==> flow/design.v (excerpt) <==
module TIA(A,  
			Din,  
			Dout,  
			CS_n,  
			CS,  
			R_W_n,  
			RDY,  
			MASTERCLK,  
			BUS_EN,  
			idump_in,  
			Ilatch,  
			HSYNC,  
			HBLANK,  
			VSYNC,  
			VBLANK,  
			COLOROUT,  
			RES_n,  
			audv0,  
			audv1);  
   input [5:0] A;
   input [7:0] Din;
   output [7:0] Dout;
   input [2:0] 	CS_n;
   input 	CS;
   input 	R_W_n;
   output 	RDY;
   input 	MASTERCLK;
   input 	BUS_EN;
   input [1:0] 	Ilatch; 			 
   input [3:0] 	idump_in; 		 
   output 	HSYNC, HBLANK;
   output 	VSYNC, VBLANK;
   output [7:0] COLOROUT;
   input wire	RES_n;
   output reg [3:0] audv0, audv1;
   reg [7:0] 	Dout;
   wire 	HSYNC;
   reg 		VSYNC, VBLANK;
   reg [7:0] 	hCount;
   reg [3:0] 	hCountReset;
   reg clk_30;
   reg [7:0] clk_30_count;
   wire [3:0] Idump;
   wire [1:0] latchedInputsValue;
   reg 	      inputLatchEnabled, inputLatchReset;
   reg [1:0]  latchedInputs;
   always @(posedge MASTERCLK  )  
   begin
		if (~RES_n) begin
			hCount <= 8'd0;
			hCountReset[3:1] <= 3'd0;
			clk_30 <= 0;
			clk_30_count <= 0;
			latchedInputs <= 2'b11;
		end
		else begin
			if (inputLatchReset)
				 latchedInputs <= 2'b11;
			 else
				 latchedInputs <= latchedInputs & Ilatch;
			if (clk_30_count == 57) begin
				 clk_30 <= ~clk_30;
				 clk_30_count <= 0;
			 end else begin
				 clk_30_count <= clk_30_count + 1;
			 end
	 		 if ((hCountReset[3]) ||(hCount == 8'd227))			 
			    hCount <= 8'd0;
			 else
				 hCount <= hCount + 8'd1;
			 hCountReset[3:1] <= hCountReset[2:0];
		end
   end  
   assign HSYNC = (hCount >= 8'd20) && (hCount <  8'd36);
   assign HBLANK = (hCount < 8'd68);
   reg [7:0] player0Pos, r_player0Pos, player1Pos, r_player1Pos, missile0Pos, missile1Pos, ballPos;
   reg [4:0] player0Size, player1Size;
   reg [7:0] player0Color, player1Color, ballColor, pfColor, bgColor;
   reg [3:0] player0Motion, player1Motion, missile0Motion, missile1Motion,
				 ballMotion;
  ...
Size: roughly 57 I/O pins, ~0.020 mm^2 of cells after synthesis.
Settings: LEC_CHECK=0, ABC_AREA=1, CAP_MARGIN=40, CORE_MARGIN=2, CORE_UTILIZATION=72, CTS_CLUSTER_DIAMETER=363, CTS_CLUSTER_SIZE=15, GPL_ROUTABILITY_DRIVEN=0, HOLD_SLACK_MARGIN=0.07, MAX_ROUTING_LAYER=met4, PLACE_DENSITY_LB_ADDON=0.01, SETUP_SLACK_MARGIN=0.41, SLEW_MARGIN=20; clock period 6.06 ns.
run.sh (not shown) runs the stock make flow with config.mk's settings and CLKGATE_MAP_FILE=.
Next try:
- ABC_AREA: 1 -> unset
- CAP_MARGIN: 40 -> 20
- CORE_UTILIZATION: 72 -> 40
- CTS_CLUSTER_DIAMETER: 363 -> unset
- CTS_CLUSTER_SIZE: 15 -> unset
- GPL_ROUTABILITY_DRIVEN: 0 -> unset
- HOLD_SLACK_MARGIN: 0.07 -> unset
- MAX_ROUTING_LAYER: met4 -> unset
- PLACE_DENSITY: unset -> 0.6
- PLACE_DENSITY_LB_ADDON: 0.01 -> unset
- SETUP_SLACK_MARGIN: 0.41 -> unset
- clock period: 6.06 -> 10.9 ns (I/O delays scaled with it)
=> Synthesized area went up by a little under a tenth. Die area went up by well over a third. Sequential share of layout area went down by 1.6 points. Critical path depth is lower by 11. Worst setup slack improves by 0.74 ns. Sequential power falls by well over a third.
Next try:
- ABC_AREA: unset -> 1
- CORE_UTILIZATION: 40 -> 72
- CTS_CLUSTER_DIAMETER: unset -> 287
- clock period: 10.9 -> 6.58 ns (I/O delays scaled with it)
=>
- power came out higher by well over a third
- sequential power went up by well over a third
- via count rose by roughly a tenth
- wire length shrinks by a little under a tenth
- setup slack loses 0.69 ns
Next try:
- CTS_CLUSTER_DIAMETER: 287 -> 363
- CTS_CLUSTER_SIZE: unset -> 15
- GPL_ROUTABILITY_DRIVEN: unset -> 0
- MAX_ROUTING_LAYER: unset -> met4
- PLACE_DENSITY: 0.6 -> unset
- PLACE_DENSITY_LB_ADDON: unset -> 0.01
- SETUP_SLACK_MARGIN: unset -> 0.39
- clock period: 6.58 -> 6.06 ns (I/O delays scaled with it)
Worst setup slack got worse by 0.12 ns. Via count rises by 2.6%. Clock-buffer cell count falls by 19. Final cell count went up by 0.70%. Design area came out higher by 1.5%. Synthesized cell count does not change. Die size stays the same. Total power came out lower by 6.6%. Routed wire length grows by 1.7%. Non-clock buffer count rose by 50. Critical path depth falls by 4.
Next try:
- ABC_AREA: 1 -> unset
- CTS_CLUSTER_DIAMETER: 363 -> 30
- CTS_CLUSTER_SIZE: 15 -> 35
- GPL_ROUTABILITY_DRIVEN: 0 -> unset
- MAX_ROUTING_LAYER: met4 -> unset
- PLACE_DENSITY_LB_ADDON: 0.01 -> 0.28
- SETUP_SLACK_MARGIN: 0.39 -> 1.1
- clock period: 6.06 -> 8.52 ns (I/O delays scaled with it)
Result: Design area climbs by about 14%. Routed wire length climbs by 25%. Hold slack improved by 0.038 ns. Critical path depth falls by 9. Die area rises by 8.7%. Non-clock buffer count stays the same. Clock skew drops by 0.011 ns. Area after synthesis came out higher by about 9%. Setup slack is better by 0.59 ns.
No activity file was given, so power comes from the tool's default toggle rates.
